==> build 94: inputs <==
==> flow/design.v <==
module circle(input logic clk, input logic rst_n, input logic [2:0] colour,
              input logic [7:0] centre_x, input logic [6:0] centre_y, input logic [7:0] radius,
              input logic start, output logic done,
              output logic [7:0] vga_x, output logic [6:0] vga_y,
              output logic [2:0] vga_colour, output logic vga_plot);
logic y_increment, x_increment, crit1_increment, crit2_increment, loop_start, plot;
logic [9:0] offset_x, next_vgax, offset_y, next_vgay, crit;
logic [3:0] state, next_state, which_octant; 
assign vga_colour = colour; 
localparam x_dimension = 159; 
localparam y_dimension = 119;  
localparam RESET = 4'b0000;
localparam START_DRAWING = 4'b0001;
localparam BIG_LOOP = 4'b0010;
localparam OCTANT_1 = 4'b0011;
localparam OCTANT_2 = 4'b0100;
localparam OCTANT_3 = 4'b0101;
localparam OCTANT_4 = 4'b0110;
localparam OCTANT_5 = 4'b0111;
localparam OCTANT_6 = 4'b1000;
localparam OCTANT_7 = 4'b1001;
localparam OCTANT_8 = 4'b1010;
localparam INCREMENT_Y = 4'b1011;
localparam INCREMENT_CRIT1 = 4'b1100;
localparam INCREMENT_CRIT2 = 4'b1101;
localparam DONE_ALL = 4'b1110;
always_ff @(posedge clk or negedge rst_n) begin 
	if(!rst_n) state = RESET; 
	else state = next_state; 
end  
always_comb begin 
	if (plot ==1 && $signed(next_vgax) >= 0 && $signed(next_vgax) <= x_dimension && $signed(next_vgay) >= 0 && $signed(next_vgay) <= y_dimension)
		vga_plot = 1;
	else vga_plot = 0;
end
always_ff @(posedge clk) begin
	if(loop_start == 1) offset_y <= 10'd0; 
	else if (y_increment) offset_y <= offset_y + 10'd1;
	else offset_y <= offset_y;
end
always_ff @ (posedge clk) begin
	if(loop_start == 1) offset_x <= radius;
	else if (x_increment) offset_x <= offset_x - 10'd1;
	else offset_x <= offset_x;
end
always_ff @ (posedge clk) begin
	if(loop_start == 1) crit <= 10'd1 - radius;
	else if (crit1_increment) crit <= crit + (10'd2 * offset_y) + 10'd1; 
	else if (crit2_increment) crit <= crit + (10'd2 * (offset_y - offset_x)) + 10'd1;
	else crit <= crit;
end  
always_ff @(posedge clk) begin 
	if (loop_start == 1) begin
		next_vgax = centre_x + radius;
		next_vgay = centre_y; end
	else
	case(which_octant) 
	4'd1: begin
		next_vgax = centre_x + offset_x;
		next_vgay = centre_y + offset_y; end
	4'd2: begin
		next_vgax = centre_x + offset_y;
		next_vgay = centre_y + offset_x; end
	4'd3: begin
		next_vgax = centre_x - offset_x;
		next_vgay = centre_y + offset_y; end
	4'd4: begin
		next_vgax = centre_x - offset_y;
		next_vgay = centre_y + offset_x; end
	4'd5: begin
		next_vgax = centre_x - offset_x;
		next_vgay = centre_y - offset_y; end
	4'd6: begin
		next_vgax = centre_x - offset_y;
		next_vgay = centre_y - offset_x; end
	4'd7: begin
		next_vgax = centre_x + offset_x;
		next_vgay = centre_y - offset_y; end
	4'd8: begin
		next_vgax = centre_x + offset_y;
		next_vgay = centre_y - offset_x; end
	default:  begin
		next_vgax = next_vgax;
		next_vgay = next_vgay; end
	endcase
end  
assign vga_x = next_vgax[7:0];
assign vga_y = next_vgay[6:0];
always_comb begin
	case(state)
	RESET: begin
		if (start) begin
			next_state = START_DRAWING; 
			end
		else next_state = RESET;
		end
	START_DRAWING: begin 
			next_state = BIG_LOOP; end 
	BIG_LOOP: begin  
			if ($signed(offset_y) <= $signed(offset_x)) next_state = OCTANT_1;  
			else next_state = DONE_ALL; 
		end
	OCTANT_1: next_state = OCTANT_2; 
	OCTANT_2: next_state = OCTANT_3;  
	OCTANT_3: next_state = OCTANT_4; 
	OCTANT_4: next_state = OCTANT_5; 
	OCTANT_5: next_state = OCTANT_6; 
	OCTANT_6: next_state = OCTANT_7;  
	OCTANT_7: next_state = OCTANT_8; 
	OCTANT_8: next_state = INCREMENT_Y; 
	INCREMENT_Y: next_state = INCREMENT_CRIT1; 
	INCREMENT_CRIT1: begin 
		if($signed(crit) <= 0) next_state = BIG_LOOP; 
		else next_state = INCREMENT_CRIT2;  
		end
	INCREMENT_CRIT2: next_state = BIG_LOOP; 
	DONE_ALL: next_state = DONE_ALL;  
	default: next_state = RESET;  
	endcase
end  
always_comb begin
	case(state) 
	RESET: begin
		loop_start = 0;
		which_octant = 0;
		plot = 0;
		x_increment = 0;
		y_increment = 0;
		crit1_increment = 0;
		crit2_increment  = 0;
		done = 0;
		end
	START_DRAWING: begin
		loop_start = 1;
		which_octant = 0;
		plot = 0;
		x_increment = 0;
		y_increment = 0;
		crit1_increment = 0;
		crit2_increment  = 0;
		done = 0;
		end
	BIG_LOOP: begin
		loop_start = 0;
		which_octant = 0;
		plot = 0;
		x_increment = 0;
		y_increment = 0;
		crit1_increment = 0;
		crit2_increment  = 0;
		done = 0;
		end
	OCTANT_1: begin
		loop_start = 0;
		which_octant = 4'd1;
		plot = 1;
		x_increment = 0;
		y_increment = 0;
		crit1_increment = 0;
		crit2_increment  = 0;
		done = 0;
		end
	OCTANT_2: begin
		loop_start = 0;
		which_octant = 4'd2;
		plot = 1;
		x_increment = 0;
		y_increment = 0;
		crit1_increment = 0;
		crit2_increment  = 0;
		done = 0;
		end
	OCTANT_3: begin
		loop_start = 0;
		which_octant = 4'd3;
		plot = 1;
		x_increment = 0;
		y_increment = 0;
		crit1_increment = 0;
		crit2_increment  = 0;
		done = 0;
		end
	OCTANT_4: begin
		loop_start = 0;
		which_octant = 4'd4;
		plot = 1;
		x_increment = 0;
		y_increment = 0;
		crit1_increment = 0;
		crit2_increment  = 0;
		done = 0;
		end
	OCTANT_5: begin
		loop_start = 0;
		which_octant = 4'd5;
		plot = 1;
		x_increment = 0;
		y_increment = 0;
		crit1_increment = 0;
		crit2_increment  = 0;
		done = 0;
		end
	OCTANT_6: begin
		loop_start = 0;
		which_octant = 4'd6;
		plot = 1;
		x_increment = 0;
		y_increment = 0;
		crit1_increment = 0;
		crit2_increment  = 0;
		done = 0;
		end
	OCTANT_7: begin
		loop_start = 0;
		which_octant = 4'd7;
		plot = 1;
		x_increment = 0;
		y_increment = 0;
		crit1_increment = 0;
		crit2_increment  = 0;
		done = 0;
		end
	OCTANT_8: begin
		loop_start = 0;
		which_octant = 4'd8;
		plot = 1;
		x_increment = 0;
		y_increment = 0;
		crit1_increment = 0;
		crit2_increment  = 0;
		done = 0;
		end
	INCREMENT_Y: begin
		loop_start = 0;
		which_octant = 4'd8;
		plot = 1;
		x_increment = 0;
		y_increment = 1;
		crit1_increment = 0;
		crit2_increment  = 0;
		done = 0;
		end
	INCREMENT_CRIT1: begin
		if($signed(crit) <= 0) begin crit1_increment = 1; x_increment = 0; end 
		else begin x_increment = 1; crit1_increment = 0; end  
		loop_start = 0;
		which_octant = 0;
		plot = 0;
		y_increment = 0;
		crit2_increment  = 0;
		done = 0;
		end
	INCREMENT_CRIT2: begin
		loop_start = 0;
		which_octant = 0;
		plot = 0;
		x_increment = 0;
		y_increment = 0;
		crit1_increment = 0;
		crit2_increment  = 1;
		done = 0;
		end
	DONE_ALL: begin
		loop_start = 0;
		which_octant = 0;
		plot = 0;
		x_increment = 0;
		y_increment = 0;
		crit1_increment = 0;
		crit2_increment  = 0;
		done = 1;
		end
	default:  begin
		loop_start = 0;
		which_octant = 0;
		plot = 0;
		x_increment = 0;
		y_increment = 0;
		crit1_increment = 0;
		crit2_increment  = 0;
		done = 0;
		end
	endcase
end  
endmodule
module reuleaux(input logic clk, input logic rst_n, input logic [2:0] colour,
                input logic [7:0] centre_x, input logic [6:0] centre_y, input logic [7:0] diameter,
                input logic start, output logic done,
                output logic [7:0] vga_x, output logic [6:0] vga_y,
                output logic [2:0] vga_colour, output logic vga_plot);
localparam RESET = 4'b0000;
localparam CIRCLE_1 = 4'b0001;
localparam CIRCLE_2 = 4'b0010;
localparam CIRCLE_3 = 4'b0011;
localparam DONE = 4'b0100;
logic [7:0] corner_x1, corner_y1, corner_x2, corner_y2, corner_x3, corner_y3;
logic circle_1_start, circle_2_start, circle_3_start, circle_1_done, circle_2_done, circle_3_done, circle_1_plot, circle_2_plot, circle_3_plot; 
logic [7:0] circle_1_x, circle_2_x, circle_3_x;
logic [6:0] circle_1_y, circle_2_y, circle_3_y;
logic [3:0] state, next_state;
logic [2:0] circle_1_colour_out, circle_2_colour_out, circle_3_colour_out;
assign vga_colour = colour; 
assign corner_x1 = centre_x + (diameter / 2); 
assign corner_y1 = centre_y + (((diameter * 978122)/564719)/6);
assign corner_x2 = centre_x - (diameter / 2);
assign corner_y2 = centre_y + (((diameter * 978122)/564719)/6);
assign corner_x3 = centre_x;
assign corner_y3 = centre_y - (((diameter * 978122)/564719)/3);
circle circle_1(.clk(clk), .rst_n(rst_n),  .colour(colour),
	.centre_x(corner_x1), .centre_y(corner_y1), .radius(diameter),
	 .start(circle_1_start), .done(circle_1_done), .vga_x(circle_1_x), .vga_y(circle_1_y), 
	.vga_colour(circle_1_colour_out), .vga_plot(circle_1_plot) );
circle circle_2(.clk(clk), .rst_n(rst_n),  .colour(colour),
	.centre_x(corner_x2), .centre_y(corner_y2), .radius(diameter),
	 .start(circle_2_start), .done(circle_2_done), .vga_x(circle_2_x), .vga_y(circle_2_y), 
	.vga_colour(circle_2_colour_out), .vga_plot(circle_2_plot) );
circle circle_3(.clk(clk), .rst_n(rst_n),  .colour(colour),
	.centre_x(corner_x3), .centre_y(corner_y3), .radius(diameter),
	 .start(circle_3_start), .done(circle_3_done), .vga_x(circle_3_x), .vga_y(circle_3_y), 
	.vga_colour(circle_3_colour_out), .vga_plot(circle_3_plot) );
always_comb begin 
	if (circle_1_plot ==1 
			&& $signed(circle_1_x) >= $signed(0) 
			&& $signed(circle_1_x) <= $signed(corner_x3) 
			&& (circle_1_y) >= (corner_y3) 
			&& (circle_1_y) <= (corner_y2) 
		) begin
		vga_x = circle_1_x;
		vga_y = circle_1_y;
		vga_plot = circle_1_plot;
		end
	else if (circle_2_plot == 1 
			&& $signed(circle_2_x) >= $signed(corner_x3)
			&& $signed(circle_2_x) <= $signed(corner_x1) 
			&& (circle_2_y) >= (corner_y3) 
			&& (circle_2_y) <= (corner_y1) 
		) begin
		vga_x = circle_2_x;
		vga_y = circle_2_y;
		vga_plot = circle_2_plot;
		end
	else if (circle_3_plot == 1
			&& $signed(circle_3_x) >= $signed(corner_x2)
			&& $signed(circle_3_x) <= $signed(corner_x1)
			&& (circle_3_y) >= (corner_y3) 
			&& (circle_3_y) <= (corner_y1 + diameter) 
			) begin
		vga_x = circle_3_x;
		vga_y = circle_3_y;
		vga_plot = circle_3_plot;
		end
	else begin 
		vga_x = 0;
		vga_y = 0;
		vga_plot = 0;
		end
end
always_ff @(posedge clk or negedge rst_n) begin 
	if(!rst_n) state = RESET; 
	else state = next_state; 
end  
always_comb begin
	case(state)
	RESET: begin
		if (start) next_state = CIRCLE_1;
		else next_state = RESET;
		end
	CIRCLE_1: begin
		if (circle_1_done) next_state = CIRCLE_2;
		else next_state = CIRCLE_1;
		end
	CIRCLE_2: begin
		if (circle_2_done) next_state = CIRCLE_3;
		else next_state = CIRCLE_2;
		end
	CIRCLE_3: begin
		if (circle_3_done) next_state = DONE;
		else next_state = CIRCLE_3;
		end
	DONE: next_state = DONE;
	default: next_state = RESET;
	endcase
end
always_comb begin  
	case(state)
	RESET: begin
		circle_1_start = 0;
		circle_2_start = 0;
		circle_3_start = 0;
		done = 0; end
	CIRCLE_1:  begin
		circle_1_start = 1;
		circle_2_start = 0;
		circle_3_start = 0;
		done = 0; end
	CIRCLE_2: begin
		circle_1_start = 0;
		circle_2_start = 1;
		circle_3_start = 0;
		done = 0; end
	CIRCLE_3: begin
		circle_1_start = 0;
		circle_2_start = 0;
		circle_3_start = 1;
		done = 0; end
	DONE: begin
		circle_1_start = 0;
		circle_2_start = 0;
		circle_3_start = 0;
		done = 1; end
	default:  begin
		circle_1_start = 0;
		circle_2_start = 0;
		circle_3_start = 0;
		done = 0; end
	endcase
end  
endmodule
==> flow/run.sh <==
#!/bin/bash
# the make line also repeats each setting of config.mk as NAME=value (left out here)
make -C /OpenROAD-flow-scripts/flow DESIGN_CONFIG=/design/flow/config.mk WORK_HOME=/design/flow/orfs CLKGATE_MAP_FILE= finish
==> flow/config.mk <==
export PLATFORM = sky130hd
export DESIGN_NAME = reuleaux
export DESIGN_NICKNAME = reuleaux
export VERILOG_FILES = /design/flow/design.v
export SDC_FILE = /design/flow/constraint.sdc
export NUM_CORES = 4
export LEC_CHECK = 0
export CAP_MARGIN = 20
export CORE_ASPECT_RATIO = 0.5
export CORE_MARGIN = 8
export CORE_UTILIZATION = 60
export HOLD_SLACK_MARGIN = 0.3
export SETUP_SLACK_MARGIN = -2.0
export SLEW_MARGIN = 20
==> flow/constraint.sdc <==
create_clock -name core_clock -period 42.8 [get_ports {clk}]
set_input_delay 8.5600 -clock core_clock [delete_from_list [all_inputs] [get_ports {clk}]]
set_output_delay 8.5600 -clock core_clock [all_outputs]
set_load 0.01 [all_outputs]
==> inputs of trial 74, as changes to build 94 <==
Settings changed: CORE_ASPECT_RATIO 0.5 to default, CORE_MARGIN 8 to 2, CORE_UTILIZATION 60 to 40, HOLD_SLACK_MARGIN 0.3 to default, SETUP_SLACK_MARGIN -2.0 to 5.0.
==> flow/constraint.sdc (replaced) <==
create_clock -name core_clock -period 33.4 [get_ports {clk}]
set_input_delay 6.6800 -clock core_clock [delete_from_list [all_inputs] [get_ports {clk}]]
set_output_delay 6.6800 -clock core_clock [all_outputs]
set_load 0.01 [all_outputs]
==> inputs of build 8, as changes to build 94 <==
Settings changed: ABC_AREA from default to 1, CORE_ASPECT_RATIO 0.5 to default, CORE_MARGIN 8 to 2, CORE_UTILIZATION 60 to 40, CTS_CLUSTER_DIAMETER from default to 324, CTS_CLUSTER_SIZE from default to 99, HOLD_SLACK_MARGIN 0.3 to default, SETUP_SLACK_MARGIN -2.0 to -0.55.
==> flow/constraint.sdc (replaced) <==
create_clock -name core_clock -period 34.0 [get_ports {clk}]
set_input_delay 6.8000 -clock core_clock [delete_from_list [all_inputs] [get_ports {clk}]]
set_output_delay 6.8000 -clock core_clock [all_outputs]
set_load 0.01 [all_outputs]
==> inputs of trial 43, as changes to build 94 <==
Settings changed: CORE_ASPECT_RATIO 0.5 to 1.18, CORE_MARGIN 8 to 2, CORE_UTILIZATION 60 to 72, HOLD_SLACK_MARGIN 0.3 to default, PLACE_DENSITY from default to 0.66.
==> flow/constraint.sdc (replaced) <==
create_clock -name core_clock -period 29.0 [get_ports {clk}]
set_input_delay 5.8000 -clock core_clock [delete_from_list [all_inputs] [get_ports {clk}]]
set_output_delay 5.8000 -clock core_clock [all_outputs]
set_load 0.01 [all_outputs]
==> notes <==
Trial 43 completed and failed the layout checks on setup timing. Build 94 passed the timing, design-rule and antenna checks. Trial 74 completed without violations. Build 8 completed with no timing, DRC or antenna violations.
Worst setup slack: trial 74 is better than build 94 (0.43 ns).
In trial 43 the die size is lower than in build 8, by 46%.
In build 94 the critical path depth is lower than in build 8, by 29.
Between trial 74 and build 8, the lower synthesized cell count is in trial 74 (gap 21%, measured against build 8).
Area after synthesis is the same in trial 74 and trial 43.
Sequential share of layout area: build 94 > build 8 > trial 43 > trial 74.
